<file path="flow/config.mk">
export PLATFORM = sky130hd
export DESIGN_NAME = registers_32x32
export DESIGN_NICKNAME = registers_32x32
export VERILOG_FILES = /design/flow/design.v
export SDC_FILE = /design/flow/constraint.sdc
export NUM_CORES = 4
export LEC_CHECK = 0
export ABC_AREA = 1
export CAP_MARGIN = 20
export CORE_MARGIN = 2
export CORE_UTILIZATION = 71
export CTS_CLUSTER_SIZE = 18
export HOLD_SLACK_MARGIN = 0.3
export SETUP_SLACK_MARGIN = 0.82
export SLEW_MARGIN = 20
</file>
<file path="flow/constraint.sdc">
create_clock -name core_clock -period 3.2 [get_ports {clk_i}]
set_input_delay 0.6400 -clock core_clock [delete_from_list [all_inputs] [get_ports {clk_i}]]
set_output_delay 0.6400 -clock core_clock [all_outputs]
set_load 0.01 [all_outputs]
</file>
<file path="flow/design.v">
module mux32
  (
   input [4:0] sel_i,
   input [31:0] data_i,
   output data_o
   );
   genvar i;
   wire [1:0] data_mux16_w;
   wire       data_mux32_w;
   assign data_mux32_w = (sel_i[4]) ? data_mux16_w[1] : data_mux16_w[0];
   assign data_o = data_mux32_w;
generate
   for(i=0;i<2;i=i+1)
     begin : mux16
	mux16 mux16
	 (
	  .sel_i(sel_i[3:0]),
	  .data_i(data_i[(i*16+15)-:16]),
	  .data_o(data_mux16_w[i])
	  );
     end 
endgenerate  
endmodule
module mux16
  (
   input [3:0] 	sel_i,
   input [15:0] data_i,
   output 	data_o
   );
   genvar 	i;
   wire [3:0] 	data_mux4_w;
   wire [1:0] 	data_mux8_w;
   wire 	data_mux16_w;
   assign data_mux8_w[0] = (sel_i[2]) ? data_mux4_w[1] : data_mux4_w[0];
   assign data_mux8_w[1] = (sel_i[2]) ? data_mux4_w[3] : data_mux4_w[2];
   assign data_mux16_w = (sel_i[3]) ? data_mux8_w[1] : data_mux8_w[0];
generate
   for(i=0;i<4;i=i+1)
     begin : mux4
	mux4 mux4
	 (
	  .sel_i(sel_i[1:0]),
	  .data_i(data_i[(i*4+3)-:4]),
	  .data_o(data_mux4_w[i])
	  );
     end 
endgenerate
   assign data_o = data_mux16_w;
endmodule
module mux4
  (
   input [1:0] sel_i,
   input [3:0] data_i,
   output data_o
   );
   reg 	  data_v;
   always @(*)
     case(sel_i)
       2'b00 : data_v = data_i[0];
       2'b01 : data_v = data_i[1];
       2'b10 : data_v = data_i[2];
       2'b11 : data_v = data_i[3];
     endcase
   assign data_o = data_v;
endmodule
module registers_32x32
  (
   input       clk_i,
   input       reset_ni,
   input       write_enable_i,
   input [4:0] register_addr_a_i,
   input [4:0] register_addr_b_i,
   input [4:0] register_write_i,
   input [31:0] write_data_i,
   output [31:0] read_data_a_o,
   output [31:0] read_data_b_o
   );
   integer 	 i;
   wire [4:0] 	 enable_data_w;
   reg 		 enable_register_v [1:31];
   reg [31:0] 	 register [1:31];
   assign enable_data_w = register_write_i & {5{write_enable_i}};
   always @(*)
     begin
	for(i=1;i<32;i=i+1)
	  begin
	     enable_register_v[i] = 1'b0;
	  end
	for(i=1;i<32;i=i+1)
	  begin
	     if (enable_data_w == i) enable_register_v[i] = 1'b1;
	  end 
     end 
   always @(posedge clk_i or negedge reset_ni)
     begin
	if (!reset_ni)
	  for(i=1;i<32;i=i+1)
	    begin
	       register[i] <= 32'b0;
	    end
	else
	  for(i=1;i<32;i=i+1)
	    begin
	       if (enable_register_v[i])
		 begin
		    register[i] <= write_data_i;
		 end
	    end 
     end 
   wire [31:0] decoded_read_a_data_w;
   wire [31:0] decoded_read_b_data_w;
   genvar      j;
generate
   for(j=0;j<32;j=j+1)
     begin : multiplexer
	mux32 mux32_a
	 (
	  .sel_i(register_addr_a_i),
	  .data_i({register[31][j],
		   register[30][j],
		   register[29][j],
		   register[28][j],
		   register[27][j],
		   register[26][j],
		   register[25][j],
		   register[24][j],
		   register[23][j],
		   register[22][j],
		   register[21][j],
		   register[20][j],
		   register[19][j],
		   register[18][j],
		   register[17][j],
		   register[16][j],
		   register[15][j],
		   register[14][j],
		   register[13][j],
		   register[12][j],
		   register[11][j],
		   register[10][j],
		   register[9][j],
		   register[8][j],
		   register[7][j],
		   register[6][j],
		   register[5][j],
		   register[4][j],
		   register[3][j],
		   register[2][j],
		   register[1][j],
		   1'b0}),
	  .data_o(decoded_read_a_data_w[j])
	  );
	mux32 mux32_b
	 (
	  .sel_i(register_addr_b_i),
	  .data_i({register[31][j],
		   register[30][j],
		   register[29][j],
		   register[28][j],
		   register[27][j],
		   register[26][j],
		   register[25][j],
		   register[24][j],
		   register[23][j],
		   register[22][j],
		   register[21][j],
		   register[20][j],
		   register[19][j],
		   register[18][j],
		   register[17][j],
		   register[16][j],
		   register[15][j],
		   register[14][j],
		   register[13][j],
		   register[12][j],
		   register[11][j],
		   register[10][j],
		   register[9][j],
		   register[8][j],
		   register[7][j],
		   register[6][j],
		   register[5][j],
		   register[4][j],
		   register[3][j],
		   register[2][j],
		   register[1][j],
		   1'b0}),
	  .data_o(decoded_read_b_data_w[j])
	  );
     end 
endgenerate 
   assign read_data_a_o = decoded_read_a_data_w;
   assign read_data_b_o = decoded_read_b_data_w;
endmodule 
</file>
<file path="flow/run.sh">
#!/bin/bash
# the make line also repeats each setting of config.mk as NAME=value (left out here)
make -C /OpenROAD-flow-scripts/flow DESIGN_CONFIG=/design/flow/config.mk WORK_HOME=/design/flow/orfs CLKGATE_MAP_FILE= finish
</file>
==> impl_metrics.py, run 1 <==
# Flow results
metrics = {
    "die": {
        "core_area_mm2": 0.0757,
        "die_w_um": 280,
        "fp_util_pct": 71.5,
        "die_h_um": 280,
        "rows": 101,
        "pin_count": 114,
        "die-area_mm2": 0.0785,
    },
    "timing": {
        "rsz0062_at_grt": "yes",
        "period_used_pct": 93.1,
        "finalHoldViolCount": 0,
        "period_minus_slack_ns": 2.98,
        "max_slew_margin_pct": 30.6,
        "tns_ns": 0,
        "tightest_slew_ns": 1.04,
        "setup_ws_ns": 0.220,
        "max_freq_mhz": 336,
        "fin_skew_ns": 0,
        "setup_viol": 0,
        "drv_slew": 0,
    },
    "logic_synthesis": {
        "ys_sh_adder_pct": 0,
        "synth_nets": 7677,
        "logic_family": "simple AND/OR/NAND/NOR gates",
        "yosys_area_mm2": 0.0542,
        "ys_sh_simple_pct": 29.0,
        "async_reset_ff_share_pct": 100,
        "muxShareOfSynthArea_pct": 0,
        "ys_sh_aoi_pct": 17.0,
        "xor_share_pct": 0,
        "synth_top_area_share_pct": 45.8,
        "yosys_cells": 7627,
        "avgSynthCellArea_um2": 7.10,
        "top_cell": "nand2_1",
        "yosysWarnings": 4,
        "ys_seq_elements": 992,
        "synthFlopType": "dfrtp_1",
        "synth.area.top_cells": "dfrtp_1 46%, nand2_1 17%, nand3_1 11%, o21ai_0 11%, a21oi_1 4.1%",
        "yosys.area.top_type": "dfrtp_1",
        "common_cells": "2,507 x nand2_1, 1,186 x nand3_1, 1,180 x o21ai_0, 992 x dfrtp_1, 528 x clkbuf_1",
        "synthDistinctLibCells": 23,
        "ys_seq_share_pct": 45.8,
        "synth-edff-count": 0,
        "netlist_instances": 7627,
        "synth_area_mm2": 0.0542,
    },
    "hold_path": {
        "holdPathEnd": "register[12][30]",
        "whs_path_depth": 2,
        "min_from": "register[12][30]",
        "holdCritPathClass": "register to register",
    },
    "critical_path": {
        "crit_path_frequent_cell": "nand3_1",
        "path_depth": 11,
        "r2r_end": "register[19][28]",
        "crit_type": "input pin to output pin",
        "path_delay_family": "buffers and inverters",
        "crit_path_start_kind": "input pin",
        "crit_chain": "buf_16, inv_12, buf_16, buf_4, o21ai_0, nand3_1, nand2_1, nand3_1, nand3_1, nand2_2, buf_6",
        "crit_fanout": 10,
        "worstSetupEndpointType": "output pin",
        "worstPathRequired_ns": 2.56,
        "r2r-start": "register[19][28]",
        "startpoint": "register_addr_b_i[1]",
        "worstPathArrival_ns": 2.34,
        "cp-endpoint": "read_data_b_o[26]",
        "rr_worst_depth": 2,
        "max_stage_delay_ns": 0.41,
        "regToRegSetupSlack_ns": 2.30,
        "cpMaxStageDelayCell": "o21ai_0",
        "crit_buf_inv": 5,
    },
    "route": {
        "ant_nets": 0,
        "post_drt_wl_per_cell_um": 28.1,
        "vias_per_cell": 7.30,
        "vias": 63200,
        "drt_iter0_drc": 13200,
        "drt_wl_total_um": 244000,
        "drc": 0,
        "firstDrtPassIters": 13,
    },
    "global_route": {
        "overflow": 0,
        "grt_usage_pct": 57.1,
        "grt_pass1_vias": 58400,
        "antenna_found_initial": 8,
        "grt_max_degree": 110,
        "grt_pass1_wl_um": 341000,
    },
    "final_layout": {
        "syn_to_final_growth_pct": 22.8,
        "nets": 7639,
        "fin_util_pct": 87.8,
        "fin_cells": 8659,
    },
    "clocking": {
        "htree_levels": 3,
        "numCtsBuffers": 103,
        "cts_tree": "done",
        "clockBufferDepth": 3,
        "clk_pin_slew_ns": 0.06,
        "clk_latency_ns": 0.71,
        "cts_sinks": 992,
        "clock-root-buffer": "clkbuf_16",
    },
    "pwr": {
        "switching_share_pct": 32.7,
        "p_comb_uw": 7850,
        "power_density_mw_per_mm2": 554,
        "pwr-share-comb_pct": 21.3,
        "sequentialPower_uw": 16000,
        "power_leakage_uw": 0.0311,
        "vdd_drop_max_mv": 0.760,
        "switchingPower_uw": 12000,
        "pwr-share-seq_pct": 43.5,
        "maxPowerGroup": "sequential cells",
        "clkPwrFrac_pct": 35.1,
        "p_int_uw": 24800,
        "clk-power_uw": 12900,
    },
    "job": {
        "cap_violations": 0,
        "warnings": 34,
    },
    "place": {
        "place_inst": 8303,
        "gp_congestion": 0.945,
        "numPortBuffers": 113,
        "place.detailed.hpwl_um": 121000,
        "pre_cts_slack_ns": -0.0701,
    },
    "run_status": {
        "outcome": "finished clean",
    },
}
[repair_timing]
action,4_1_cts,5_1_grt
gates resized,454,374
setup buffers,72,32
hold buffers,1,0
pin swaps,58,151
endpoints found under the hold margin,50,0
cloned,29,25
endpoints found under the setup margin,64,72
[metrics by stage]
| step | hold WS [ns] | total power (uW) | instance area [um^2] |
|---|---|---|---|
| 2_1_floorplan | 0.344 | 19900 | 54700 |
| 3_3_place_gp | 0.466 | 22100 | 58600 |
| 3_5_place_dp | 0.473 | 22400 | 58600 |
| 4_1_cts | 0.487 | 35400 | 64300 |
| 5_1_grt | 0.504 | 37900 | 66500 |
| 6_report | 0.485 | 36800 | 66500 |
[per-layer routing]
| layer | global-route usage [%] | up-vias | share of wire (%) |
|---|---|---|---|
| met1 | 70.5 | 28300 | 30 |
| met5 | 0 | - | 0.082 |
| li1 | - | 25200 | - |
| met4 | 45.6 | 6 | 12 |
| met2 | 78.6 | 7052 | 38 |
| met3 | 23.5 | 2702 | 20 |
[final cells by class]
type | instances | area, um^2
antenna | 3 | 7.51
sequential | 992 | 24800
clock inverter | 37 | 483
clock buffer | 157 | 3110
timing repair inverter | 4 | 32.5
inverter | 323 | 1320
multi-input combinational | 5569 | 26500
tap | 978 | 1220
timing repair buffer | 596 | 8940
fill | 3899 | 9220
==> run 2: changes to the inputs <==
ABC_AREA = unset   (was 1)
CAP_MARGIN = 0   (was 20)
CORE_UTILIZATION = 41   (was 71)
CTS_CLUSTER_SIZE = 59   (was 18)
GPL_ROUTABILITY_DRIVEN = 0   (was unset)
HOLD_SLACK_MARGIN = unset   (was 0.3)
PLACE_DENSITY_LB_ADDON = 0.07   (was unset)
SETUP_SLACK_MARGIN = unset   (was 0.82)
clock period = 6.0 ns   (was 3.2 ns; I/O delays follow)
==> run 2 against run 1 <==
Net effect:
- still clean on timing, DRC and antenna
- sequential share of layout area up 2.5 points
- first-iteration DRC count down 78%
- worst hold slack better by 0.011 ns
- die area up 78%
- count of clock-buffer cells in the layout up 32
- critical path depth down 5
- clock skew unchanged
- combinational power down 51%
- non-clock buffer count down 344
- sequential power down 46%
==> impl_metrics.py, run 2 <==
# Flow results
metrics = {
    "hold_path": {
        "min_from": "register[11][28]",
        "holdPathEnd": "register[11][28]",
        "holdCritPathClass": "register to register",
        "whs_path_depth": 1,
    },
    "logic_synthesis": {
        "yosysWarnings": 4,
        "ys_seq_share_pct": 44.4,
        "synth.area.top_cells": "dfrtp_1 44%, mux2_2 28%, mux4_2 6.5%, mux2i_1 2.8%, buf_4 1.6%",
        "common_cells": "1,395 x mux2_2, 992 x dfrtp_1, 216 x clkbuf_1, 161 x mux4_2, 158 x mux2i_1",
        "avgSynthCellArea_um2": 13.3,
        "xor_share_pct": 0,
        "ys_sh_adder_pct": 0,
        "muxShareOfSynthArea_pct": 38.3,
        "synth-edff-count": 0,
        "logic_family": "multiplexers",
        "synth_nets": 4259,
        "async_reset_ff_share_pct": 100,
        "yosys_cells": 4209,
        "yosys.area.top_type": "dfrtp_1",
        "netlist_instances": 4209,
        "synthFlopType": "dfrtp_1",
        "synth_top_area_share_pct": 44.4,
        "synth_area_mm2": 0.0559,
        "ys_sh_simple_pct": 3.45,
        "ys_seq_elements": 992,
        "ys_sh_aoi_pct": 8.82,
        "yosys_area_mm2": 0.0559,
        "synthDistinctLibCells": 59,
        "top_cell": "mux2_2",
    },
    "pwr": {
        "clk-power_uw": 7380,
        "power_density_mw_per_mm2": 318,
        "pwr-share-comb_pct": 19.3,
        "switchingPower_uw": 5440,
        "maxPowerGroup": "sequential cells",
        "clkPwrFrac_pct": 37.2,
        "p_int_uw": 14400,
        "p_comb_uw": 3830,
        "pwr-share-seq_pct": 43.5,
        "sequentialPower_uw": 8640,
        "vdd_drop_max_mv": 0.226,
        "power_leakage_uw": 0.0274,
        "switching_share_pct": 27.4,
    },
    "route": {
        "vias": 36900,
        "drc": 0,
        "post_drt_wl_per_cell_um": 31.8,
        "ant_nets": 0,
        "drt_iter0_drc": 2966,
        "vias_per_cell": 6.21,
        "drt_wl_total_um": 189000,
        "firstDrtPassIters": 5,
    },
    "global_route": {
        "grt_pass1_vias": 37100,
        "grt_max_degree": 132,
        "grt_usage_pct": 26.9,
        "grt_pass1_wl_um": 275000,
        "overflow": 0,
        "antenna_found_initial": 10,
    },
    "critical_path": {
        "crit_buf_inv": 3,
        "max_stage_delay_ns": 0.67,
        "path_depth": 6,
        "r2r-start": "register[3][14]",
        "cp-endpoint": "read_data_b_o[0]",
        "path_delay_family": "buffers and inverters",
        "worstPathRequired_ns": 4.80,
        "crit_chain": "clkdlybuf4s50_1, and4bb_2, buf_12, a221o_1, nor4_1, clkdlybuf4s50_1",
        "startpoint": "register_addr_b_i[4]",
        "worstPathArrival_ns": 4.41,
        "crit_path_frequent_cell": "clkdlybuf4s50_1",
        "crit_path_start_kind": "input pin",
        "rr_worst_depth": 1,
        "crit_type": "input pin to output pin",
        "crit_fanout": 20,
        "r2r_end": "register[3][14]",
        "regToRegSetupSlack_ns": 5.18,
        "cpMaxStageDelayCell": "and4bb_2",
        "worstSetupEndpointType": "output pin",
    },
    "die": {
        "die-area_mm2": 0.139,
        "die_w_um": 373,
        "fp_util_pct": 41.3,
        "rows": 135,
        "die_h_um": 373,
        "pin_count": 114,
        "core_area_mm2": 0.135,
    },
    "timing": {
        "setup_viol": 0,
        "period_used_pct": 93.5,
        "max_slew_margin_pct": 23.6,
        "tightest_slew_ns": 1.14,
        "max_freq_mhz": 178,
        "period_minus_slack_ns": 5.61,
        "rsz0062_at_grt": "no",
        "finalHoldViolCount": 0,
        "fin_skew_ns": 0,
        "drv_slew": 0,
        "tns_ns": 0,
    },
    "clocking": {
        "cts_tree": "done",
        "htree_levels": 3,
        "cts_resized": 0,
        "cts_hold_buf": 0,
        "clockBufferDepth": 3,
        "clk_latency_ns": 0.73,
        "clock-root-buffer": "clkbuf_16",
        "numCtsBuffers": 118,
        "clk_pin_slew_ns": 0.06,
        "cts_sinks": 992,
        "cts_setup_buffers": 0,
    },
    "final_layout": {
        "syn_to_final_growth_pct": 11.4,
        "fin_util_pct": 46.0,
        "nets": 4113,
    },
    "place": {
        "place.detailed.hpwl_um": 111000,
        "numPortBuffers": 113,
    },
    "job": {
        "cap_violations": 0,
        "warnings": 38,
    },
    "run_status": {
        "outcome": "finished clean",
    },
}
run 2: per-layer routing:
metal / track usage (%) / routed length [um] / up-vias
met5: 0 / 13 / -
li1: - / - / 15800
met3: 3.55 / 9590 / 244
met4: 7.68 / 4920 / 2
met1: 39.3 / 87800 / 19900
met2: 41.6 / 86600 / 954
run 2: cell type report:
| type | instances | area, um^2 |
|---|---|---|
| Timing Repair Buffer | 252 | 2730 |
| Multi-Input combinational cell | 2698 | 28500 |
| Clock buffer | 189 | 3610 |
| Antenna cell | 4 | 10.0 |
| Fill cell | 12200 | 73100 |
| Sequential cell | 992 | 24800 |
| Inverter | 1 | 3.75 |
| Clock inverter | 32 | 359 |
| Tap cell | 1781 | 2230 |
run 2: stage by stage:
step / instance area, um^2 / power [uW] / instances / setup WS (ns) / hold WS [ns]
detailed placement: 58400 / 12600 / 5724 / 0.422 / 0.484
global placement: 58400 / 12500 / 5724 / 0.456 / 0.481
floorplan: 55900 / 11400 / 4209 / 2.09 / 0.463
finish: 62300 / 19800 / 5949 / 0.392 / 0.496
CTS: 62400 / 20000 / 5945 / 0.413 / 0.498
global route: 62300 / 20800 / 5948 / 0.332 / 0.518
==> run 3: changes to the inputs <==
CAP_MARGIN = 20   (was 0)
CORE_UTILIZATION = 71   (was 41)
CTS_CLUSTER_SIZE = 18   (was 59)
GPL_ROUTABILITY_DRIVEN = unset   (was 0)
PLACE_DENSITY_LB_ADDON = unset   (was 0.07)
SETUP_SLACK_MARGIN = 0.82   (was unset)
clock period = 5.37 ns   (was 6.0 ns; I/O delays follow)
==> run 3 against run 2 <==
Net effect:
- via count grew 5.6%
- critical path depth stayed put
- non-clock buffer count grew 15
- register-to-register slack worse by 0.67 ns
- combinational power up 13%
- area after synthesis is the same
- cell count is 13% lower
- routed wire length down 8.8%
- design area decreased by 1.3%
- count of clock-buffer cells in the layout decreased by 40
==> impl_metrics.py, run 3 <==
# Flow results
metrics = {
    "run_status": {
        "outcome": "finished clean",
    },
    "final_layout": {
        "syn_to_final_growth_pct": 9.95,
        "nets": 4114,
        "fin_util_pct": 79.1,
    },
    "logic_synthesis": {
        "synth-edff-count": 0,
        "top_cell": "mux2_2",
        "synth.area.top_cells": "dfrtp_1 44%, mux2_2 28%, mux4_2 6.5%, mux2i_1 2.8%, buf_4 1.6%",
        "ys_sh_adder_pct": 0,
        "synth_area_mm2": 0.0559,
        "synthDistinctLibCells": 59,
        "common_cells": "1,395 x mux2_2, 992 x dfrtp_1, 216 x clkbuf_1, 161 x mux4_2, 158 x mux2i_1",
        "synthFlopType": "dfrtp_1",
        "yosys_cells": 4209,
        "yosys.area.top_type": "dfrtp_1",
        "netlist_instances": 4209,
        "avgSynthCellArea_um2": 13.3,
        "ys_sh_simple_pct": 3.45,
        "logic_family": "multiplexers",
        "yosysWarnings": 4,
        "muxShareOfSynthArea_pct": 38.3,
        "yosys_area_mm2": 0.0559,
        "async_reset_ff_share_pct": 100,
        "synth_top_area_share_pct": 44.4,
        "ys_seq_share_pct": 44.4,
        "synth_nets": 4259,
        "xor_share_pct": 0,
        "ys_seq_elements": 992,
        "ys_sh_aoi_pct": 8.82,
    },
    "critical_path": {
        "worstSetupEndpointType": "output pin",
        "path_delay_family": "buffers and inverters",
        "crit_type": "input pin to output pin",
        "startpoint": "register_addr_b_i[1]",
        "crit_fanout": 45,
        "worstPathArrival_ns": 3.47,
        "cp-endpoint": "read_data_b_o[13]",
        "max_stage_delay_ns": 0.63,
        "worstPathRequired_ns": 4.30,
        "rr_worst_depth": 1,
        "r2r_end": "register[3][6]",
        "crit_chain": "buf_12, buf_4, mux4_2, o22ai_1, nor4_2, clkdlybuf4s50_1",
        "crit_path_start_kind": "input pin",
        "path_depth": 6,
        "crit_buf_inv": 3,
        "cpMaxStageDelayCell": "clkdlybuf4s50_1",
        "regToRegSetupSlack_ns": 4.51,
        "r2r-start": "register[3][6]",
    },
    "pwr": {
        "switching_share_pct": 27.2,
        "p_comb_uw": 4340,
        "power_leakage_uw": 0.0273,
        "power_density_mw_per_mm2": 356,
        "sequentialPower_uw": 9720,
        "clkPwrFrac_pct": 35.7,
        "p_int_uw": 15900,
        "pwr-share-seq_pct": 44.5,
        "clk-power_uw": 7800,
        "vdd_drop_max_mv": 0.283,
        "switchingPower_uw": 5950,
        "pwr-share-comb_pct": 19.9,
        "maxPowerGroup": "sequential cells",
        "total_power_uw": 21900,
    },
    "job": {
        "warnings": 44,
        "cap_violations": 0,
    },
    "timing": {
        "max_freq_mhz": 220,
        "tns_ns": 0,
        "tightest_slew_ns": 1.23,
        "drv_slew": 0,
        "setup_viol": 0,
        "finalHoldViolCount": 0,
        "rsz0062_at_grt": "no",
        "fin_skew_ns": 0,
        "setup_ws_ns": 0.823,
        "period_minus_slack_ns": 4.55,
        "period_used_pct": 84.7,
        "whs_ns": 0.433,
        "max_slew_margin_pct": 17.4,
    },
    "route": {
        "firstDrtPassIters": 6,
        "drt_iter0_drc": 3954,
        "vias_per_cell": 7.51,
        "vias": 39000,
        "post_drt_wl_per_cell_um": 33.2,
        "drt_wl_total_um": 172000,
        "drc": 0,
        "ant_nets": 0,
    },
    "global_route": {
        "antenna_found_initial": 6,
        "grt_pass1_wl_um": 259000,
        "grt_max_degree": 123,
        "grt_usage_pct": 42.4,
        "grt_pass1_vias": 40600,
        "overflow": 0,
    },
    "clocking": {
        "htree_levels": 3,
        "numCtsBuffers": 104,
        "clockBufferDepth": 3,
        "clk_latency_ns": 0.66,
        "clock-root-buffer": "clkbuf_16",
        "cts_tree": "done",
        "cts_sinks": 992,
        "clk_pin_slew_ns": 0.06,
        "cts_hold_buf": 0,
    },
    "hold_path": {
        "holdCritPathClass": "input pin to asynchronous set/reset pin",
    },
    "die": {
        "pin_count": 114,
        "rows": 102,
        "fp_util_pct": 72.0,
        "die_w_um": 285,
        "die-area_mm2": 0.0810,
        "core_area_mm2": 0.0777,
        "die_h_um": 285,
    },
    "place": {
        "numPortBuffers": 113,
        "place.detailed.hpwl_um": 101000,
        "pre_cts_slack_ns": 0.352,
        "gp_congestion": 0.904,
    },
}
==> run 3: area by class of cell <==
class	instances	area, um^2
well taps	1040	1300
flip-flops and latches	992	24800
clock buffers	149	3090
diodes	5	12.5
repair buffers	267	3030
inverters	1	3.75
multi-input cells	2698	28600
clock inverters	44	622
fillers	4517	16200
==> run 3: metal layers <==
| layer | share of wire, % | wire (um) | GRT usage [%] |
|---|---|---|---|
| met4 | 5.5 | 9500 | 21.4 |
| met2 | 46 | 78700 | 64.5 |
| met1 | 38 | 65800 | 58.0 |
| met3 | 11 | 18300 | 9.37 |
| met5 | 0.0052 | 9 | 0 |
==> run 3: repair_timing <==
action	in CTS	in global routing
setup buffers	2	0
endpoints found under the setup margin	64	37
gates cloned	2	3
pin swaps	2	1
gates resized	44	24
endpoints found under the hold margin	0	0
==> run 3: metrics by stage <==
stage                     area [um^2]  cells
after floorplan                 55900   4209
after global placement          57300   4990
after detailed placement        57300   4990
after CTS                       61300   5187
after global routing            61500   5194
final                           61500   5196
==> run 4: changes to the inputs <==
ABC_AREA = 1   (was unset)
CORE_UTILIZATION = 57   (was 71)
CTS_CLUSTER_SIZE = 77   (was 18)
HOLD_SLACK_MARGIN = -0.07   (was unset)
MAX_ROUTING_LAYER = met5   (was unset)
PLACE_DENSITY = 0.69   (was unset)
SETUP_SLACK_MARGIN = unset   (was 0.82)
clock period = 5.85 ns   (was 5.37 ns; I/O delays follow)
==> run 4 against run 3 <==
Net effect:
- utilization is 16 points lower
- non-clock buffer count fell by 52
- synthesized cell count grew 81%
- via count is 41% higher
- cell count is 65% higher
- first-iteration DRC count up 86%
- worst setup slack got worse by 0.070 ns
- register-to-register slack better by 0.56 ns
==> impl_metrics.py, run 4 <==
# Flow results
metrics = {
    "timing": {
        "tns_ns": 0,
        "period_minus_slack_ns": 5.10,
        "period_used_pct": 87.1,
        "finalHoldViolCount": 0,
        "fin_skew_ns": 0,
        "max_freq_mhz": 196,
        "drv_slew": 0,
        "max_slew_margin_pct": 17.7,
        "setup_viol": 0,
        "rsz0062_at_grt": "no",
        "tightest_slew_ns": 1.23,
    },
    "clocking": {
        "cts_resized": 0,
        "clk_pin_slew_ns": 0.05,
        "cts_hold_buf": 0,
        "cts_sinks": 992,
        "clockBufferDepth": 3,
        "cts_tree": "done",
        "cts_setup_buffers": 0,
        "clock-root-buffer": "clkbuf_16",
        "numCtsBuffers": 108,
        "clk_latency_ns": 0.71,
        "htree_levels": 3,
    },
    "logic_synthesis": {
        "ys_sh_adder_pct": 0,
        "synth_area_mm2": 0.0542,
        "yosys.area.top_type": "dfrtp_1",
        "synthFlopType": "dfrtp_1",
        "ys_sh_aoi_pct": 17.0,
        "yosysWarnings": 4,
        "top_cell": "nand2_1",
        "synth_top_area_share_pct": 45.8,
        "ys_seq_share_pct": 45.8,
        "synth.area.top_cells": "dfrtp_1 46%, nand2_1 17%, nand3_1 11%, o21ai_0 11%, a21oi_1 4.1%",
        "xor_share_pct": 0,
        "muxShareOfSynthArea_pct": 0,
        "yosys_area_mm2": 0.0542,
        "synthDistinctLibCells": 23,
        "avgSynthCellArea_um2": 7.10,
        "common_cells": "2,507 x nand2_1, 1,186 x nand3_1, 1,180 x o21ai_0, 992 x dfrtp_1, 528 x clkbuf_1",
        "ys_sh_simple_pct": 29.0,
        "synth_nets": 7677,
        "yosys_cells": 7627,
        "logic_family": "simple AND/OR/NAND/NOR gates",
        "async_reset_ff_share_pct": 100,
        "synth-edff-count": 0,
        "ys_seq_elements": 992,
        "netlist_instances": 7627,
    },
    "critical_path": {
        "worstPathArrival_ns": 3.93,
        "startpoint": "register_addr_b_i[0]",
        "worstPathRequired_ns": 4.68,
        "path_delay_family": "buffers and inverters",
        "crit_chain": "buf_4, buf_4, nor2_4, buf_12, a21oi_1, nand2_1, nand3_1, nand3_1, nand2_1, clkdlybuf4s50_1",
        "cpMaxStageDelayCell": "clkdlybuf4s50_1",
        "cp-endpoint": "read_data_b_o[11]",
        "regToRegSetupSlack_ns": 5.07,
        "crit_fanout": 112,
        "crit_type": "input pin to output pin",
        "crit_buf_inv": 4,
        "rr_worst_depth": 2,
        "r2r_end": "register[1][30]",
        "path_depth": 10,
        "worstSetupEndpointType": "output pin",
        "r2r-start": "register[1][30]",
        "max_stage_delay_ns": 0.70,
        "crit_path_start_kind": "input pin",
    },
    "hold_path": {
        "whs_path_depth": 2,
        "holdPathEnd": "register[8][16]",
        "min_from": "register[8][16]",
        "holdCritPathClass": "register to register",
    },
    "die": {
        "pin_count": 114,
        "die-area_mm2": 0.0975,
        "core_area_mm2": 0.0946,
        "die_w_um": 312,
        "rows": 113,
        "die_h_um": 312,
        "fp_util_pct": 57.2,
    },
    "job": {
        "warnings": 53,
        "cap_violations": 0,
    },
    "route": {
        "drt_wl_total_um": 216000,
        "vias": 55100,
        "drc": 0,
        "ant_nets": 0,
        "post_drt_wl_per_cell_um": 25.2,
        "drt_iter0_drc": 7336,
        "vias_per_cell": 6.43,
        "firstDrtPassIters": 9,
    },
    "place": {
        "placedInstanceArea_mm2": 0.0554,
        "gp_congestion": 0.858,
        "place.detailed.hpwl_um": 108000,
        "place_inst": 8364,
        "numPortBuffers": 113,
    },
    "final_layout": {
        "fin_area_mm2": 0.0592,
        "syn_to_final_growth_pct": 9.42,
        "nets": 7259,
        "fin_cells": 8566,
    },
    "pwr": {
        "total_power_uw": 19500,
        "vdd_drop_max_mv": 0.273,
        "clkPwrFrac_pct": 38.2,
        "power_density_mw_per_mm2": 329,
        "pwr-share-seq_pct": 44.5,
        "clk-power_uw": 7440,
        "switchingPower_uw": 5970,
        "maxPowerGroup": "sequential cells",
        "p_comb_uw": 3390,
        "p_int_uw": 13500,
        "pwr-share-comb_pct": 17.4,
        "switching_share_pct": 30.6,
        "sequentialPower_uw": 8670,
        "power_leakage_uw": 0.0271,
    },
    "global_route": {
        "grt_max_degree": 150,
        "overflow": 0,
        "grt_pass1_wl_um": 325000,
        "antenna_found_initial": 6,
        "grt_pass1_vias": 51400,
        "grt_usage_pct": 43.8,
    },
    "run_status": {
        "outcome": "finished clean",
    },
}
## run 4: cell type report
type | count | area [um^2]
Fill cell | 8519 | 35300
Multi-Input combinational cell | 5569 | 25200
Sequential cell | 992 | 24800
Clock buffer | 155 | 3240
Timing Repair Buffer | 215 | 2510
Tap cell | 1265 | 1580
Inverter | 323 | 1270
Clock inverter | 43 | 602
Antenna cell | 4 | 10.0
## run 4: per-layer routing
layer	GRT usage [%]	up-vias	wire length, um
met1	57.5	25700	79600
li1	-	24300	-
met5	0	-	27
met2	66.5	4055	93000
met4	26.5	4	15800
met3	9.87	990	27600
## run 4: per-stage QoR
stage                     setup slack, ns  hold WS, ns  utilization (%)
after floorplan                      2.22        0.453                -
after global placement              0.941        0.466             58.5
after detailed placement            0.937        0.473             58.6
after CTS                           0.938        0.487             62.6
after global routing                0.767        0.501             62.6
final                               0.753        0.482             62.6
==> run 5: changes to the inputs <==
ABC_AREA = unset   (was 1)
CORE_ASPECT_RATIO = 1.96   (was unset)
CORE_UTILIZATION = 40   (was 57)
CTS_CLUSTER_DIAMETER = 386   (was unset)
CTS_CLUSTER_SIZE = 17   (was 77)
HOLD_SLACK_MARGIN = unset   (was -0.07)
MAX_ROUTING_LAYER = unset   (was met5)
PLACE_DENSITY = unset   (was 0.69)
TNS_END_PERCENT = 40   (was unset)
clock period = 6.0 ns   (was 5.85 ns; I/O delays follow)
==> run 5 against run 4 <==
Net effect:
- routed wire length is 16% lower
- sequential power is 0.5% lower
- non-clock buffer count is 37 higher
- critical path depth is 3 lower
- first-iteration DRC count is 66% lower
- highest routed layer unchanged
- still clean
- count of clock-buffer cells in the layout is 87 lower
- clock power is 39% lower
==> impl_metrics.py, run 5 <==
# Flow results
metrics = {
    "pwr": {
        "clkPwrFrac_pct": 26.8,
        "switching_share_pct": 29.1,
        "switchingPower_uw": 4950,
        "vdd_drop_max_mv": 0.240,
        "maxPowerGroup": "sequential cells",
        "p_int_uw": 12100,
        "pwr-share-comb_pct": 22.4,
        "p_comb_uw": 3810,
        "pwr-share-seq_pct": 50.8,
        "power_leakage_uw": 0.0262,
        "power_density_mw_per_mm2": 283,
        "sequentialPower_uw": 8630,
        "clk-power_uw": 4550,
    },
    "route": {
        "vias": 36800,
        "post_drt_wl_per_cell_um": 30.9,
        "vias_per_cell": 6.28,
        "drt_iter0_drc": 2518,
        "drc": 0,
        "firstDrtPassIters": 7,
        "drt_wl_total_um": 181000,
        "ant_nets": 0,
    },
    "logic_synthesis": {
        "xor_share_pct": 0,
        "logic_family": "multiplexers",
        "top_cell": "mux2_2",
        "synthDistinctLibCells": 59,
        "synthFlopType": "dfrtp_1",
        "synth-edff-count": 0,
        "ys_seq_share_pct": 44.4,
        "common_cells": "1,395 x mux2_2, 992 x dfrtp_1, 216 x clkbuf_1, 161 x mux4_2, 158 x mux2i_1",
        "yosys_cells": 4209,
        "netlist_instances": 4209,
        "ys_sh_adder_pct": 0,
        "synth.area.top_cells": "dfrtp_1 44%, mux2_2 28%, mux4_2 6.5%, mux2i_1 2.8%, buf_4 1.6%",
        "yosys_area_mm2": 0.0559,
        "async_reset_ff_share_pct": 100,
        "avgSynthCellArea_um2": 13.3,
        "synth_area_mm2": 0.0559,
        "yosysWarnings": 4,
        "synth_top_area_share_pct": 44.4,
        "ys_sh_simple_pct": 3.45,
        "muxShareOfSynthArea_pct": 38.3,
        "ys_sh_aoi_pct": 8.82,
        "synth_nets": 4259,
        "yosys.area.top_type": "dfrtp_1",
        "ys_seq_elements": 992,
    },
    "die": {
        "die_w_um": 271,
        "rows": 192,
        "pin_count": 114,
        "fp_util_pct": 40.1,
        "die_h_um": 528,
        "die-area_mm2": 0.143,
        "core_area_mm2": 0.139,
    },
    "final_layout": {
        "nets": 4063,
        "fillCellCount": 12800,
        "fin_cells": 5864,
        "mi_logic_area_mm2": 0.0285,
        "syn_to_final_growth_pct": 7.44,
        "seqCellArea_mm2": 0.0248,
    },
    "clocking": {
        "clock-root-buffer": "clkbuf_16",
        "numCtsBuffers": 68,
        "clk_latency_ns": 0.69,
        "cts_setup_buffers": 0,
        "clockBufferDepth": 3,
        "cts_tree": "done",
        "cts_resized": 0,
        "cts_hold_buf": 0,
        "cts_sinks": 992,
        "htree_levels": 3,
        "clk_pin_slew_ns": 0.08,
    },
    "critical_path": {
        "worstPathArrival_ns": 4.31,
        "cp-endpoint": "read_data_a_o[2]",
        "crit_buf_inv": 3,
        "crit_fanout": 11,
        "crit_chain": "clkdlybuf4s50_1, or3_2, buf_4, a221oi_1, nor4_1, o211a_1, clkdlybuf4s50_1",
        "rr_worst_depth": 1,
        "r2r_end": "register[3][16]",
        "regToRegSetupSlack_ns": 5.18,
        "worstSetupEndpointType": "output pin",
        "max_stage_delay_ns": 0.79,
        "path_delay_family": "buffers and inverters",
        "cpMaxStageDelayCell": "clkdlybuf4s50_1",
        "crit_type": "input pin to output pin",
        "startpoint": "register_addr_a_i[4]",
        "crit_path_start_kind": "input pin",
        "crit_path_frequent_cell": "clkdlybuf4s50_1",
        "path_depth": 7,
        "r2r-start": "register[3][16]",
        "worstPathRequired_ns": 4.80,
    },
    "timing": {
        "period_used_pct": 91.8,
        "max_slew_margin_pct": 28.2,
        "rsz0062_at_grt": "no",
        "tightest_slew_ns": 1.07,
        "period_minus_slack_ns": 5.51,
        "tns_ns": 0,
        "setup_viol": 0,
        "finalHoldViolCount": 0,
        "fin_skew_ns": 0,
        "drv_slew": 0,
        "max_freq_mhz": 182,
    },
    "global_route": {
        "overflow": 0,
        "grt_max_degree": 151,
        "grt_usage_pct": 25.2,
        "grt_pass1_vias": 38700,
        "grt_pass1_wl_um": 267000,
        "antenna_found_initial": 5,
    },
    "job": {
        "cap_violations": 0,
        "warnings": 38,
    },
    "place": {
        "place.detailed.hpwl_um": 111000,
        "place_inst": 5786,
        "gp_congestion": 0.818,
        "numPortBuffers": 113,
    },
    "hold_path": {
        "holdCritPathClass": "input pin to asynchronous set/reset pin",
    },
    "run_status": {
        "outcome": "finished clean",
    },
}
-- run 5: final cells by class --
| type | instances | share of cell area (%) |
|---|---|---|
| flip-flops and latches | 992 | 41.3 |
| multi-input cells | 2698 | 47.4 |
| clock inverters | 8 | 0.204 |
| diodes | 2 | 0.00833 |
| well taps | 1843 | 3.84 |
| repair buffers | 252 | 4.36 |
| inverters | 1 | 0.00625 |
| clock buffers | 68 | 2.83 |
-- run 5: metrics by stage --
stage / total power [uW] / util, % / hold WS, ns / instance area, um^2 / worst slack (ns)
2_1_floorplan: 11400 / - / 0.463 / 55900 / 2.09
3_3_place_gp: 12500 / 41.9 / 0.476 / 58400 / 0.484
3_5_place_dp: 12600 / 41.9 / 0.484 / 58400 / 0.568
4_1_cts: 17100 / 43.2 / 0.481 / 60200 / 0.541
5_1_grt: 17800 / 43.1 / 0.494 / 60100 / 0.423
6_report: 17000 / 43.1 / 0.462 / 60100 / 0.492
-- run 5: layer usage --
layer  GRT usage, %  wire length (um)  share of wire (%)  vias to the layer above
met5              0                54              0.030                        -
met4           12.6              9950                5.5                        8
met3           3.35              8080                4.5                      463
met2           44.4             92900                 51                     1117
met1           30.0             70400                 39                    19700
li1               -                 -                  -                    15600
==> run 6: changes to the inputs <==
CORE_ASPECT_RATIO = unset   (was 1.96)
CTS_CLUSTER_DIAMETER = unset   (was 386)
CTS_CLUSTER_SIZE = unset   (was 17)
TNS_END_PERCENT = unset   (was 40)
clock period = 3.5 ns   (was 6.0 ns; I/O delays follow)
==> run 6 against run 5 <==
Net effect:
- the layout now fails its checks (negative setup slack)
- global-route usage rose by 1.2 points
- sequential power rose by 71%
- worst hold slack improved by 0.036 ns
- worst setup slack got worse by 0.62 ns
- combinational power rose by 87%
- largest power group unchanged
- critical endpoint is now read_data_b_o[0]
- design area rose by 11%
- synthesized cell count did not move
- clock power rose to 2.6 times the previous value
- non-clock buffer count rose by 287
==> impl_metrics.py, run 6 <==
# Flow results
metrics = {
    "hold_path": {
        "whs_path_depth": 1,
        "holdCritPathClass": "register to register",
        "holdPathEnd": "register[11][30]",
        "min_from": "register[11][30]",
    },
    "die": {
        "die_w_um": 378,
        "rows": 137,
        "core_area_mm2": 0.139,
        "fp_util_pct": 40.2,
        "pin_count": 114,
        "die_h_um": 378,
        "die-area_mm2": 0.143,
    },
    "clocking": {
        "clockBufferDepth": 3,
        "cts_sinks": 992,
        "clock-root-buffer": "clkbuf_16",
        "htree_levels": 3,
        "cts_tree": "done",
        "numCtsBuffers": 110,
        "clk_pin_slew_ns": 0.05,
        "clk_latency_ns": 0.75,
    },
    "job": {
        "cap_violations": 0,
        "warnings": 31,
    },
    "route": {
        "post_drt_wl_per_cell_um": 29.9,
        "ant_nets": 0,
        "vias": 38700,
        "vias_per_cell": 6.13,
        "drt_wl_total_um": 189000,
        "drt_iter0_drc": 3331,
        "drc": 0,
        "firstDrtPassIters": 7,
    },
    "final_layout": {
        "nets": 4392,
        "syn_to_final_growth_pct": 19.1,
        "fin_util_pct": 47.8,
        "fillCellCount": 12300,
    },
    "pwr": {
        "p_comb_uw": 7140,
        "sequentialPower_uw": 14800,
        "clk-power_uw": 12000,
        "p_int_uw": 24500,
        "clkPwrFrac_pct": 35.3,
        "pwr-share-seq_pct": 43.7,
        "maxPowerGroup": "sequential cells",
        "switching_share_pct": 27.7,
        "pwr-share-comb_pct": 21.0,
        "power_leakage_uw": 0.0295,
        "switchingPower_uw": 9420,
        "vdd_drop_max_mv": 0.449,
        "power_density_mw_per_mm2": 510,
    },
    "logic_synthesis": {
        "ys_sh_simple_pct": 3.45,
        "xor_share_pct": 0,
        "synthDistinctLibCells": 59,
        "logic_family": "multiplexers",
        "ys_sh_aoi_pct": 8.82,
        "synth_top_area_share_pct": 44.4,
        "ys_seq_share_pct": 44.4,
        "synth-edff-count": 0,
        "avgSynthCellArea_um2": 13.3,
        "top_cell": "mux2_2",
        "netlist_instances": 4209,
        "ys_sh_adder_pct": 0,
        "yosysWarnings": 4,
        "yosys_cells": 4209,
        "synth.area.top_cells": "dfrtp_1 44%, mux2_2 28%, mux4_2 6.5%, mux2i_1 2.8%, buf_4 1.6%",
        "muxShareOfSynthArea_pct": 38.3,
        "synth_nets": 4259,
        "yosys.area.top_type": "dfrtp_1",
        "async_reset_ff_share_pct": 100,
        "synthFlopType": "dfrtp_1",
        "synth_area_mm2": 0.0559,
        "ys_seq_elements": 992,
        "yosys_area_mm2": 0.0559,
        "common_cells": "1,395 x mux2_2, 992 x dfrtp_1, 216 x clkbuf_1, 161 x mux4_2, 158 x mux2i_1",
    },
    "critical_path": {
        "cpMaxStageDelayCell": "clkdlybuf4s50_1",
        "max_stage_delay_ns": 0.53,
        "startpoint": "register_addr_b_i[4]",
        "rr_worst_depth": 1,
        "crit_path_start_kind": "input pin",
        "crit_fanout": 11,
        "crit_chain": "buf_4, buf_2, and4_4, buf_12, a22oi_1, o221ai_1, nor4_2, buf_4, clkdlybuf4s50_1",
        "cp-endpoint": "read_data_b_o[0]",
        "worstSetupEndpointType": "output pin",
        "worstPathArrival_ns": 2.93,
        "r2r-start": "register[3][11]",
        "path_delay_family": "buffers and inverters",
        "path_depth": 9,
        "crit_buf_inv": 5,
        "crit_path_frequent_cell": "buf_4",
        "crit_type": "input pin to output pin",
        "regToRegSetupSlack_ns": 2.67,
        "r2r_end": "register[3][11]",
        "worstPathRequired_ns": 2.80,
    },
    "timing": {
        "period_used_pct": 104,
        "finalHoldViolCount": 0,
        "drv_slew": 0,
        "max_slew_margin_pct": 26.9,
        "setup_ws_ns": -0.129,
        "period_minus_slack_ns": 3.63,
        "tightest_slew_ns": 1.09,
        "whs_ns": 0.497,
        "max_freq_mhz": 276,
        "fin_skew_ns": 0,
        "setup_viol": 1,
        "rsz0062_at_grt": "yes",
    },
    "run_status": {
        "violations": "negative setup slack",
        "outcome": "failed layout checks",
    },
    "place": {
        "numPortBuffers": 113,
        "gp_congestion": 0.868,
        "place.detailed.hpwl_um": 117000,
    },
    "global_route": {
        "grt_max_degree": 121,
        "grt_usage_pct": 26.3,
        "overflow": 0,
        "antenna_found_initial": 14,
        "grt_pass1_vias": 39200,
        "grt_pass1_wl_um": 276000,
    },
}
==> run 6: metrics by stage <==
step / instances / setup TNS [ns] / area, um^2 / power [uW] / setup slack (ns)
after global routing: 6307 / -0.217 / 66600 / 35400 / -0.156
after detailed placement: 6051 / -34.35 / 61100 / 21800 / -1.09
after global placement: 6050 / -36.17 / 61100 / 21600 / -1.35
final: 6309 / -0.129 / 66600 / 33900 / -0.129
after CTS: 6295 / -0.545 / 66500 / 34100 / -0.156
after floorplan: 4209 / 0 / 55900 / 19500 / 0.593
==> run 6: what timing repair did <==
item / 4_1_cts / 5_1_grt
gates cloned: 19 / 1
gates resized: 261 / 35
pin swaps: 72 / 19
hold buffers: 1 / 0
endpoints found under the setup margin: 64 / 17
setup buffers: 27 / 11
endpoints found under the hold margin: 30 / 0
==> run 6: final cells by class <==
class	instances	area, um^2	share of cell area (%)
antenna	5	12.5	0.0188
clock buffer	158	3180	4.77
clock inverter	40	487	0.731
inverter	1	3.75	0.00564
multi-input combinational	2698	29300	43.9
sequential	992	24800	37.3
tap	1876	2350	3.52
timing repair buffer	539	6480	9.73
==> run 6: layer usage <==
layer | routed length, um | GRT usage [%]
met1 | 81900 | 36.5
met2 | 85900 | 41.0
met3 | 13500 | 4.98
met4 | 7140 | 9.82
met5 | 80 | 0
==> run 7: changes to the inputs <==
ABC_AREA = 1   (was unset)
CORE_MARGIN = 9   (was 2)
CORE_UTILIZATION = 58   (was 40)
CTS_CLUSTER_DIAMETER = 231   (was unset)
CTS_CLUSTER_SIZE = 87   (was unset)
GPL_TIMING_DRIVEN = 0   (was unset)
HOLD_SLACK_MARGIN = -0.07   (was unset)
MAX_ROUTING_LAYER = met4   (was unset)
MIN_ROUTING_LAYER = met1   (was unset)
PLACE_DENSITY_LB_ADDON = 0.28   (was unset)
SETUP_SLACK_MARGIN = 1.55   (was unset)
SLEW_MARGIN = 0   (was 20)
TNS_END_PERCENT = 10   (was unset)
clock period = 5.85 ns   (was 3.5 ns; I/O delays follow)
==> run 7 against run 6 <==
Net effect:
- the run now fails in global routing
- die area decreased by 27%
- area after synthesis decreased by 3.2%
- synthesized cell count increased by 81%
==> impl_metrics.py, run 7 <==
# Generated from Yosys and OpenROAD reports
metrics = {
    "run_status": {
        "outcome": "did not finish",
        "stop_stage": "global routing",
        "error": "[ERROR GRT-0116] Global routing finished with congestion. Check the congestion regions in the DRC Viewer.",
    },
    "logic_synthesis": {
        "synthDistinctLibCells": 23,
        "yosys.area.top_type": "dfrtp_1",
        "synth_area_mm2": 0.0542,
        "avgSynthCellArea_um2": 7.10,
        "muxShareOfSynthArea_pct": 0,
        "top_cell": "nand2_1",
        "logic_family": "simple AND/OR/NAND/NOR gates",
        "ys_sh_adder_pct": 0,
        "synth_top_area_share_pct": 45.8,
        "synth-edff-count": 0,
        "xor_share_pct": 0,
        "yosys_cells": 7627,
        "ys_sh_aoi_pct": 17.0,
        "ys_seq_elements": 992,
        "ys_sh_simple_pct": 29.0,
        "synthFlopType": "dfrtp_1",
        "common_cells": "2,507 x nand2_1, 1,186 x nand3_1, 1,180 x o21ai_0, 992 x dfrtp_1, 528 x clkbuf_1",
        "async_reset_ff_share_pct": 100,
        "synth_nets": 7677,
        "ys_seq_share_pct": 45.8,
        "yosysWarnings": 4,
        "netlist_instances": 7627,
        "yosys_area_mm2": 0.0542,
        "synth.area.top_cells": "dfrtp_1 46%, nand2_1 17%, nand3_1 11%, o21ai_0 11%, a21oi_1 4.1%",
    },
    "die": {
        "core_area_mm2": 0.0921,
        "rows": 111,
        "die_w_um": 324,
        "fp_util_pct": 58.8,
        "die-area_mm2": 0.105,
        "die_h_um": 324,
        "pin_count": 114,
    },
    "place": {
        "gp_congestion": 1.47,
        "place.detailed.hpwl_um": 276000,
        "numPortBuffers": 105,
    },
    "global_route": {
        "overflow": 2136,
        "grt_usage_pct": 88.1,
    },
    "clocking": {
        "clock-root-buffer": "clkbuf_16",
        "numCtsBuffers": 15,
        "cts_hold_buf": 0,
        "cts_sinks": 992,
        "clockBufferDepth": 3,
        "htree_levels": 1,
    },
}
==> run 7: per-stage QoR <==
stage | util (%) | instance area [um^2] | cells | setup slack, ns
floorplan | - | 54200 | 7627 | 2.22
detailed placement | 63.5 | 58500 | 9071 | -0.463
CTS | 67.2 | 61900 | 9107 | 1.29
global placement | 61.6 | 56800 | 8975 | -41.10
==> run 7: repair_timing <==
item                                    CTS
gates resized                           974
endpoints found under the hold margin     0
gates cloned                              5
setup buffers                            15
endpoints found under the setup margin   64
pin swaps                                23
==> run 7: per-layer routing <==
| layer | overflow | global-route usage, % |
|---|---|---|
| met2 | 1050 | 95.0 |
| met4 | 550 | 82.4 |
| met5 | - | - |
| met1 | 226 | 87.6 |
| met3 | 310 | 83.5 |
==> run 8: changes to the inputs <==
ABC_AREA = 0   (was 1)
CAP_MARGIN = 0   (was 20)
CORE_MARGIN = 2   (was 9)
CORE_UTILIZATION = 72   (was 58)
CTS_CLUSTER_DIAMETER = unset   (was 231)
CTS_CLUSTER_SIZE = 31   (was 87)
GPL_TIMING_DRIVEN = unset   (was 0)
MIN_ROUTING_LAYER = unset   (was met1)
PLACE_DENSITY = 0.35   (was unset)
PLACE_DENSITY_LB_ADDON = unset   (was 0.28)
SETUP_SLACK_MARGIN = 0.87   (was 1.55)
SLEW_MARGIN = 20   (was 0)
TNS_END_PERCENT = 5   (was 10)
clock period = 3.28 ns   (was 5.85 ns; I/O delays follow)
==> run 8 against run 7 <==
Net effect:
- the layout now fails its checks (negative hold slack)
- synthesized cell count is 45% lower
- die area down 24%
- area after synthesis grew 3.3%
==> impl_metrics.py, run 8 <==
# Flow results
metrics = {
    "pwr": {
        "clkPwrFrac_pct": 34.7,
        "switchingPower_uw": 10800,
        "switching_share_pct": 28.8,
        "maxPowerGroup": "sequential cells",
        "pwr-share-comb_pct": 22.3,
        "clk-power_uw": 13000,
        "vdd_drop_max_mv": 0.579,
        "total_power_uw": 37400,
        "sequentialPower_uw": 16100,
        "p_int_uw": 26600,
        "p_comb_uw": 8340,
        "power_leakage_uw": 0.0305,
        "pwr-share-seq_pct": 43.0,
        "power_density_mw_per_mm2": 551,
    },
    "route": {
        "vias_per_cell": 7.68,
        "vias": 43000,
        "drt_wl_total_um": 199000,
        "firstDrtPassIters": 8,
        "drc": 0,
        "ant_nets": 0,
        "drt_iter0_drc": 5065,
        "post_drt_wl_per_cell_um": 35.6,
    },
    "die": {
        "die_h_um": 283,
        "core_area_mm2": 0.0772,
        "fp_util_pct": 72.4,
        "rows": 102,
        "pin_count": 114,
        "die_w_um": 283,
        "die-area_mm2": 0.0799,
    },
    "run_status": {
        "violations": "negative hold slack",
        "outcome": "failed layout checks",
    },
    "logic_synthesis": {
        "synth_nets": 4259,
        "ys_seq_elements": 992,
        "avgSynthCellArea_um2": 13.3,
        "synth-edff-count": 0,
        "synthDistinctLibCells": 59,
        "async_reset_ff_share_pct": 100,
        "ys_seq_share_pct": 44.4,
        "synthFlopType": "dfrtp_1",
        "synth_top_area_share_pct": 44.4,
        "ys_sh_aoi_pct": 8.82,
        "ys_sh_adder_pct": 0,
        "netlist_instances": 4209,
        "top_cell": "mux2_2",
        "yosys_cells": 4209,
        "yosys_area_mm2": 0.0559,
        "yosys.area.top_type": "dfrtp_1",
        "yosysWarnings": 4,
        "logic_family": "multiplexers",
        "xor_share_pct": 0,
        "muxShareOfSynthArea_pct": 38.3,
        "ys_sh_simple_pct": 3.45,
        "synth.area.top_cells": "dfrtp_1 44%, mux2_2 28%, mux4_2 6.5%, mux2i_1 2.8%, buf_4 1.6%",
        "common_cells": "1,395 x mux2_2, 992 x dfrtp_1, 216 x clkbuf_1, 161 x mux4_2, 158 x mux2i_1",
        "synth_area_mm2": 0.0559,
    },
    "critical_path": {
        "crit_type": "input pin to output pin",
        "max_stage_delay_ns": 0.32,
        "cp-endpoint": "read_data_a_o[31]",
        "worstPathArrival_ns": 2.61,
        "crit_chain": "buf_6, buf_6, buf_6, nand3b_1, buf_12, buf_12, buf_6, buf_6, o22ai_2, nor4_2, o211a_1, buf_2",
        "crit_path_frequent_cell": "buf_6",
        "crit_path_start_kind": "input pin",
        "regToRegSetupSlack_ns": 2.35,
        "r2r_end": "register[8][13]",
        "path_depth": 12,
        "startpoint": "register_addr_a_i[3]",
        "worstPathRequired_ns": 2.62,
        "cpMaxStageDelayCell": "o211a_1",
        "rr_worst_depth": 2,
        "crit_buf_inv": 8,
        "crit_fanout": 5,
        "worstSetupEndpointType": "output pin",
        "r2r-start": "register[8][13]",
        "path_delay_family": "buffers and inverters",
    },
    "global_route": {
        "grt_pass1_vias": 44200,
        "antenna_found_initial": 13,
        "grt_max_degree": 101,
        "grt_pass1_wl_um": 282000,
        "grt_usage_pct": 49.3,
        "overflow": 0,
    },
    "place": {
        "place.detailed.hpwl_um": 110000,
        "pre_cts_slack_ns": -0.765,
        "numPortBuffers": 113,
        "gp_congestion": 0.934,
    },
    "final_layout": {
        "fin_util_pct": 88.0,
        "syn_to_final_growth_pct": 21.4,
        "nets": 4499,
    },
    "clocking": {
        "cts_tree": "done",
        "numCtsBuffers": 105,
        "clk_pin_slew_ns": 0.06,
        "cts_sinks": 992,
        "htree_levels": 3,
        "clockBufferDepth": 3,
        "clock-root-buffer": "clkbuf_16",
        "clk_latency_ns": 0.68,
    },
    "timing": {
        "tightest_slew_ns": 1.26,
        "period_minus_slack_ns": 3.27,
        "fin_skew_ns": 0,
        "whs_ns": -0.0752,
        "setup_viol": 0,
        "period_used_pct": 99.7,
        "finalHoldViolCount": 16,
        "max_freq_mhz": 306,
        "drv_slew": 0,
        "setup_ws_ns": 0.0108,
        "max_slew_margin_pct": 15.9,
        "rsz0062_at_grt": "yes",
    },
    "hold_path": {
        "holdCritPathClass": "input pin to asynchronous set/reset pin",
    },
    "job": {
        "warnings": 34,
        "cap_violations": 0,
    },
}
## run 8: layer usage
layer	track usage (%)	up-vias	share of wire, %
met1	61.4	21800	35
met3	14.5	1148	13
met2	70.2	3354	44
met5	-	-	0
met4	32.8	0	8.1
li1	-	16600	-
## run 8: cell type report
class	count	area, um^2
timing repair buffer	651	7840
antenna	14	35.0
tap	1040	1300
sequential	992	24800
fill	3273	9300
clock buffer	157	3160
inverter	1	3.75
clock inverter	40	582
multi-input combinational	2698	30200
## run 8: timing repair
item,CTS,global route
gates resized,592,55
setup endpoints to repair,64,159
cloned,9,12
hold buffers,0,0
pin swaps,124,18
setup buffers,49,59
## run 8: through the flow
step	instance area, um^2	instances	TNS (ns)	hold WS (ns)
after global routing	67900	5591	0	-0.0502
after floorplan	56200	4209	0	0.360
final	67900	5593	0	-0.0752
after global placement	60600	5253	-32.07	0.474
after CTS	66900	5508	0	-0.0597
after detailed placement	60600	5253	-33.36	0.485
==> run 9: changes to the inputs <==
ABC_AREA = 1   (was 0)
CORE_ASPECT_RATIO = 0.74   (was unset)
CORE_UTILIZATION = 63   (was 72)
CTS_CLUSTER_DIAMETER = 397   (was unset)
CTS_CLUSTER_SIZE = 97   (was 31)
GPL_ROUTABILITY_DRIVEN = 1   (was unset)
GPL_TIMING_DRIVEN = 0   (was unset)
HOLD_SLACK_MARGIN = 0.18   (was -0.07)
MIN_ROUTING_LAYER = met1   (was unset)
PLACE_DENSITY = unset   (was 0.35)
PLACE_DENSITY_LB_ADDON = 0.16   (was unset)
SETUP_SLACK_MARGIN = unset   (was 0.87)
SLEW_MARGIN = 5   (was 20)
TNS_END_PERCENT = 75   (was 5)
clock period = 6.0 ns   (was 3.28 ns; I/O delays follow)
==> run 9 against run 8 <==
Net effect:
- the flow now stops in global routing
- area after synthesis down 3.2%
- die area up 11%
- synthesized cell count up 81%
==> impl_metrics.py, run 9 <==
# Generated from Yosys and OpenROAD reports
metrics = {
    "run_status": {
        "outcome": "did not finish",
        "stop_stage": "global routing",
        "error": "[ERROR GRT-0116] Global routing finished with congestion. Check the congestion regions in the DRC Viewer.",
    },
    "clocking": {
        "cts_hold_buf": 0,
        "clockBufferDepth": 3,
        "cts_resized": 19,
        "cts_sinks": 992,
        "cts_setup_buffers": 0,
        "htree_levels": 1,
        "clock-root-buffer": "clkbuf_16",
        "numCtsBuffers": 14,
    },
    "die": {
        "rows": 92,
        "die-area_mm2": 0.0883,
        "die_h_um": 256,
        "die_w_um": 345,
        "fp_util_pct": 63.6,
        "core_area_mm2": 0.0852,
        "pin_count": 114,
    },
    "place": {
        "place.detailed.hpwl_um": 244000,
        "placedInstanceArea_mm2": 0.0568,
        "gp_congestion": 1.58,
        "numPortBuffers": 105,
    },
    "logic_synthesis": {
        "ys_seq_elements": 992,
        "avgSynthCellArea_um2": 7.10,
        "synth.area.top_cells": "dfrtp_1 46%, nand2_1 17%, nand3_1 11%, o21ai_0 11%, a21oi_1 4.1%",
        "yosys_area_mm2": 0.0542,
        "top_cell": "nand2_1",
        "yosys_cells": 7627,
        "logic_family": "simple AND/OR/NAND/NOR gates",
        "synthFlopType": "dfrtp_1",
        "ys_sh_aoi_pct": 17.0,
        "synth_nets": 7677,
        "synthDistinctLibCells": 23,
        "synth_top_area_share_pct": 45.8,
        "synth_area_mm2": 0.0542,
        "xor_share_pct": 0,
        "ys_sh_adder_pct": 0,
        "async_reset_ff_share_pct": 100,
        "ys_sh_simple_pct": 29.0,
        "synth-edff-count": 0,
        "netlist_instances": 7627,
        "yosysWarnings": 4,
        "muxShareOfSynthArea_pct": 0,
        "common_cells": "2,507 x nand2_1, 1,186 x nand3_1, 1,180 x o21ai_0, 992 x dfrtp_1, 528 x clkbuf_1",
        "ys_seq_share_pct": 45.8,
        "yosys.area.top_type": "dfrtp_1",
    },
    "global_route": {
        "grt_usage_pct": 91.9,
        "overflow": 1472,
    },
}
==> run 9: through the flow <==
step	worst slack, ns	utilization, %	cells	total power, uW	setup TNS, ns
after floorplan	2.31	-	7627	10600	0
after detailed placement	-0.501	66.7	8866	12600	-7.25
after global placement	-40.45	66.5	8860	12500	-
after CTS	-0.0355	67.2	8882	14900	-0.0355
==> run 9: routing by layer <==
metal  overflow  track usage, %
met1        301            93.7
met2        442            94.8
met3        386            90.2
met4        343            84.2
met5          -               -
==> run 10: changes to the inputs <==
ABC_AREA = unset   (was 1)
CAP_MARGIN = 20   (was 0)
CORE_ASPECT_RATIO = unset   (was 0.74)
CORE_UTILIZATION = 72   (was 63)
CTS_CLUSTER_DIAMETER = unset   (was 397)
CTS_CLUSTER_SIZE = unset   (was 97)
GPL_ROUTABILITY_DRIVEN = unset   (was 1)
GPL_TIMING_DRIVEN = unset   (was 0)
HOLD_SLACK_MARGIN = unset   (was 0.18)
MIN_ROUTING_LAYER = unset   (was met1)
PLACE_DENSITY = 0.65   (was unset)
PLACE_DENSITY_LB_ADDON = unset   (was 0.16)
SLEW_MARGIN = 20   (was 5)
TNS_END_PERCENT = unset   (was 75)
clock period = 3.97 ns   (was 6.0 ns; I/O delays follow)
==> run 10 against run 9 <==
Net effect:
- the layout now fails its checks (negative setup slack)
- die area decreased by 9.5%
- synthesized cell count shrank 45%
- area after synthesis is 3.3% higher
==> impl_metrics.py, run 10 <==
# Flow results
metrics = {
    "critical_path": {
        "rr_worst_depth": 1,
        "r2r_end": "register[3][13]",
        "worstSetupEndpointType": "output pin",
        "crit_buf_inv": 8,
        "worstPathArrival_ns": 3.27,
        "startpoint": "register_addr_b_i[4]",
        "cp-endpoint": "read_data_b_o[27]",
        "r2r-start": "register[3][13]",
        "path_depth": 11,
        "crit_type": "input pin to output pin",
        "worstPathRequired_ns": 3.18,
        "path_delay_family": "buffers and inverters",
        "max_stage_delay_ns": 0.52,
        "crit_fanout": 8,
        "crit_path_frequent_cell": "buf_4",
        "regToRegSetupSlack_ns": 3.12,
        "cpMaxStageDelayCell": "clkdlybuf4s50_1",
        "crit_chain": "clkdlybuf4s50_1, buf_4, buf_4, nand3b_1, buf_4, buf_4, buf_12, o22ai_2, nor4_4, buf_4, clkdlybuf4s50_1",
        "crit_path_start_kind": "input pin",
    },
    "logic_synthesis": {
        "yosys_area_mm2": 0.0559,
        "yosysWarnings": 4,
        "avgSynthCellArea_um2": 13.3,
        "top_cell": "mux2_2",
        "yosys_cells": 4209,
        "ys_sh_adder_pct": 0,
        "synth-edff-count": 0,
        "ys_sh_aoi_pct": 8.82,
        "ys_sh_simple_pct": 3.45,
        "synth_nets": 4259,
        "ys_seq_elements": 992,
        "synthDistinctLibCells": 59,
        "yosys.area.top_type": "dfrtp_1",
        "synthFlopType": "dfrtp_1",
        "netlist_instances": 4209,
        "async_reset_ff_share_pct": 100,
        "ys_seq_share_pct": 44.4,
        "logic_family": "multiplexers",
        "muxShareOfSynthArea_pct": 38.3,
        "synth.area.top_cells": "dfrtp_1 44%, mux2_2 28%, mux4_2 6.5%, mux2i_1 2.8%, buf_4 1.6%",
        "synth_area_mm2": 0.0559,
        "xor_share_pct": 0,
        "common_cells": "1,395 x mux2_2, 992 x dfrtp_1, 216 x clkbuf_1, 161 x mux4_2, 158 x mux2i_1",
        "synth_top_area_share_pct": 44.4,
    },
    "die": {
        "die_w_um": 283,
        "die-area_mm2": 0.0799,
        "rows": 102,
        "pin_count": 114,
        "die_h_um": 283,
        "fp_util_pct": 72.4,
        "core_area_mm2": 0.0772,
    },
    "pwr": {
        "switching_share_pct": 27.9,
        "sequentialPower_uw": 13200,
        "power_density_mw_per_mm2": 464,
        "total_power_uw": 29500,
        "power_leakage_uw": 0.0286,
        "switchingPower_uw": 8250,
        "pwr-share-comb_pct": 20.8,
        "p_comb_uw": 6150,
        "vdd_drop_max_mv": 0.432,
        "pwr-share-seq_pct": 44.7,
        "p_int_uw": 21300,
        "clk-power_uw": 10200,
        "maxPowerGroup": "sequential cells",
        "clkPwrFrac_pct": 34.5,
    },
    "run_status": {
        "outcome": "failed layout checks",
        "violations": "negative setup slack",
    },
    "job": {
        "warnings": 30,
        "cap_violations": 0,
    },
    "clocking": {
        "cts_tree": "done",
        "clockBufferDepth": 3,
        "numCtsBuffers": 104,
        "cts_sinks": 992,
        "clock-root-buffer": "clkbuf_16",
        "clk_pin_slew_ns": 0.06,
        "htree_levels": 3,
        "clk_latency_ns": 0.69,
    },
    "timing": {
        "rsz0062_at_grt": "yes",
        "period_used_pct": 102,
        "setup_ws_ns": -0.0905,
        "period_minus_slack_ns": 4.06,
        "max_freq_mhz": 246,
        "drv_slew": 0,
        "setup_viol": 3,
        "tightest_slew_ns": 1.10,
        "fin_skew_ns": 0,
        "finalHoldViolCount": 0,
        "max_slew_margin_pct": 26.5,
    },
    "route": {
        "drc": 0,
        "ant_nets": 0,
        "drt_iter0_drc": 4380,
        "firstDrtPassIters": 5,
        "vias": 40200,
        "drt_wl_total_um": 176000,
        "vias_per_cell": 7.51,
        "post_drt_wl_per_cell_um": 32.9,
    },
    "hold_path": {
        "holdCritPathClass": "input pin to asynchronous set/reset pin",
    },
    "final_layout": {
        "syn_to_final_growth_pct": 13.9,
        "nets": 4277,
        "fin_area_mm2": 0.0637,
        "fin_cells": 5358,
    },
    "global_route": {
        "grt_pass1_vias": 41200,
        "grt_pass1_wl_um": 261000,
        "antenna_found_initial": 7,
        "grt_usage_pct": 45.6,
        "grt_max_degree": 100,
        "overflow": 0,
    },
    "place": {
        "numPortBuffers": 113,
        "gp_congestion": 0.930,
        "place_inst": 5144,
        "pre_cts_slack_ns": -0.371,
        "place.detailed.hpwl_um": 110000,
        "placedInstanceArea_mm2": 0.0592,
    },
}
[run 10: what timing repair did]
action | in CTS | in global routing
gates cloned | 0 | 0
hold buffers | 0 | 0
endpoints found under the setup margin | 64 | 31
hold endpoints to repair | 0 | 0
gates resized | 137 | 57
buffers inserted | 6 | 11
pin swaps | 31 | 13
[run 10: stage by stage]
step | hold WS, ns | TNS [ns] | util, %
after global routing | 0.325 | -0.264 | 82.5
after CTS | 0.290 | -0.204 | 82.1
after global placement | 0.476 | -9.97 | 76.6
final | 0.265 | -0.184 | 82.5
after detailed placement | 0.485 | -10.71 | 76.6
after floorplan | 0.463 | 0 | -
[run 10: area by class of cell]
type                    count  area [um^2]
multi-input cells        2698        29200
flip-flops and latches    992        24800
fillers                  4098        13500
repair buffers            430         4800
clock buffers             150         3040
well taps                1040         1300
clock inverters            41          514
diodes                      6         15.0
inverters                   1         3.75
[run 10: per-layer routing]
| layer | wire length (um) | vias to the layer above | GRT usage [%] | part of all wire, % |
|---|---|---|---|---|
| li1 | - | 16200 | - | - |
| met1 | 67000 | 20800 | 60.0 | 38 |
| met2 | 78500 | 2558 | 65.8 | 45 |
| met3 | 20300 | 734 | 11.2 | 11 |
| met4 | 10600 | 0 | 24.6 | 6.0 |
| met5 | 0 | - | - | 0 |
No activity file was given, so power comes from the tool's default toggle rates.
